==> flow/design.v <==
module i16_mul(
    input signed [15:0] A,
    input signed [15:0] B,
    output signed [31:0] P
);
assign P = A * B;
endmodule
module i18_mul(
    input signed [17:0] A,
    input signed [15:0] B_coef,
    output signed [33:0] P
);
assign P = A * B_coef;
endmodule
module i36_acc(
    input signed [33:0] A,
    input signed [31:0] B,
    input signed [35:0] _Z,
    output signed [35:0] S
);
wire signed [35:0] A_ext = {{2{A[33]}}, A};
wire signed [35:0] B_ext = {{4{B[31]}}, B};
assign S = A_ext + B_ext + _Z;
endmodule
module i36_delay(
    input CLK,
    input RST,
    input signed [35:0] STORE,
    output reg signed [35:0] READ
);
always @ (posedge CLK, negedge RST) begin
    if (!RST) begin
        READ <= 0;
    end else begin
        READ <= STORE;
    end
end
endmodule
module i36_trunc(
    input signed [35:0] A,
    output reg signed [15:0] B_sat,
    output reg signed [17:0] B
);
wire signed [35:0] shifted_inter = (A >>> 14);
wire signed [21:0] shifted = shifted_inter[21:0];
always @(*) begin
    B = $signed(shifted[17:0]);
    if (shifted > 22'sd32767) B_sat = 16'sd32767;
    else if (shifted < -22'sd32768) B_sat = -16'sd32768;
    else B_sat = $signed(shifted[15:0]);
end
endmodule
module i16_biquad(
    input CLK, RST,
    input unsigned [15:0] A,
    output signed [15:0] B,
    input signed [15:0] b_0,
    input signed [15:0] b_1,
    input signed [15:0] b_2,
    input signed [15:0] a_1,
    input signed [15:0] a_2
);
wire signed [17:0] feedback;
wire signed [31:0] P_b0;
wire signed [31:0] P_b1;
wire signed [31:0] P_b2;
wire signed [33:0] P_a1;
wire signed [33:0] P_a2;
wire signed [35:0] S_0;
wire signed [35:0] S_1;
wire signed [35:0] S_2;
wire signed [35:0] Z_0;
wire signed [35:0] Z_1;
i16_mul mul_b0(
    .A(A),
    .B(b_0),
    .P(P_b0)
);
i16_mul mul_b1(
    .A(A),
    .B(b_1),
    .P(P_b1)
);
i16_mul mul_b2(
    .A(A),
    .B(b_2),
    .P(P_b2)
);
i18_mul mul_a1(
    .A(feedback),
    .B_coef(a_1),
    .P(P_a1)
);
i18_mul mul_a2(
    .A(feedback),
    .B_coef(a_2),
    .P(P_a2)
);
i36_acc ACC_0(
    .A(P_a2),
    .B(P_b2),
    ._Z(36'sd0),
    .S(S_0)
);
i36_acc ACC_1(
    .A(P_a1),
    .B(P_b1),
    ._Z(Z_0),
    .S(S_1)
);
i36_acc ACC_2(
    .A(34'sd0),
    .B(P_b0),
    ._Z(Z_1),
    .S(S_2)
);
i36_delay DELAY_0(
    .CLK(CLK),
    .RST(RST),
    .STORE(S_0),
    .READ(Z_0)
);
i36_delay DELAY_1(
    .CLK(CLK),
    .RST(RST),
    .STORE(S_1),
    .READ(Z_1)
);
i36_trunc OUT(
    .A(S_2),
    .B(feedback),
    .B_sat(B)
);
endmodule
Settings: LEC_CHECK=0, ABC_AREA=1, CAP_MARGIN=20, CELL_PAD_IN_SITES_DETAIL_PLACEMENT=2, CELL_PAD_IN_SITES_GLOBAL_PLACEMENT=0, CORE_ASPECT_RATIO=0.94, CORE_MARGIN=7, CORE_UTILIZATION=68, CTS_CLUSTER_DIAMETER=150, GPL_ROUTABILITY_DRIVEN=1, GPL_TIMING_DRIVEN=0, MIN_ROUTING_LAYER=met2, PLACE_DENSITY_LB_ADDON=0.06, SETUP_SLACK_MARGIN=0.36, SLEW_MARGIN=20, TNS_END_PERCENT=100; clock period 15.3 ns.
run.sh (not shown) runs the stock make flow with config.mk's settings and CLKGATE_MAP_FILE=.
The first run failed in detailed placement.
Change:
- CAP_MARGIN: 20 -> 5
- CELL_PAD_IN_SITES_DETAIL_PLACEMENT: 2 -> not set
- CELL_PAD_IN_SITES_GLOBAL_PLACEMENT: 0 -> not set
- CORE_UTILIZATION: 68 -> 56
- CTS_CLUSTER_DIAMETER: 150 -> 317
- CTS_CLUSTER_SIZE: not set -> 98
- GPL_TIMING_DRIVEN: 0 -> 1
- HOLD_SLACK_MARGIN: not set -> 0.26
- MIN_ROUTING_LAYER: met2 -> not set
- SETUP_SLACK_MARGIN: 0.36 -> -1.58
- TNS_END_PERCENT: 100 -> 5
- clock period: 15.3 -> 23.7 ns (I/O delays scaled with it)
After rerunning: With this change the flow finished clean. Area after synthesis is unchanged. Die area is higher by about a fifth. Synthesized cell count stays the same.
Change:
- CAP_MARGIN: 5 -> 20
- CORE_MARGIN: 7 -> 2
- CORE_UTILIZATION: 56 -> 72
- CTS_CLUSTER_DIAMETER: 317 -> not set
- CTS_CLUSTER_SIZE: 98 -> 76
- PLACE_DENSITY: not set -> 0.66
- PLACE_DENSITY_LB_ADDON: 0.06 -> not set
- SETUP_SLACK_MARGIN: -1.58 -> 0.36
- TNS_END_PERCENT: 5 -> 80
- clock period: 23.7 -> 11.1 ns (I/O delays scaled with it)
After rerunning: The changed run completed, yet does not pass: setup timing; wire length is higher by 31%; count of clock-buffer cells in the layout stays the same; final cell count is higher by 5.7%; core utilization is higher by 30 points.
Change:
- ABC_AREA: 1 -> not set
- CORE_ASPECT_RATIO: 0.94 -> 0.71
- CTS_CLUSTER_SIZE: 76 -> 71
- PLACE_DENSITY: 0.66 -> not set
- PLACE_DENSITY_LB_ADDON: not set -> 0.01
- SETUP_SLACK_MARGIN: 0.36 -> 2.42
- clock period: 11.1 -> 10.2 ns (I/O delays scaled with it)
After rerunning: The new run finished but failed the layout checks on setup timing. First-iteration DRC count went down by about 50%. Cell area went down by about 4%. Final cell count went down by about 10%.
Change:
- CORE_ASPECT_RATIO: 0.71 -> not set
- CTS_CLUSTER_SIZE: 71 -> 33
- GPL_ROUTABILITY_DRIVEN: 1 -> not set
- GPL_TIMING_DRIVEN: 1 -> not set
- HOLD_SLACK_MARGIN: 0.26 -> not set
- MAX_ROUTING_LAYER: not set -> met4
- PLACE_DENSITY: not set -> 0.64
- PLACE_DENSITY_LB_ADDON: 0.01 -> not set
- SETUP_SLACK_MARGIN: 2.42 -> not set
- TNS_END_PERCENT: 80 -> not set
- clock period: 10.2 -> 13.6 ns (I/O delays scaled with it)
The changed run produced a layout that fails on setup timing.
Worst hold slack improves by 0.0073 ns.
Cell area is lower by 3.6%.
Clock-buffer cell count is higher by 3.
Area after synthesis stays the same.
Non-clock buffer count is lower by 183.
Via count is lower by 4.5%.
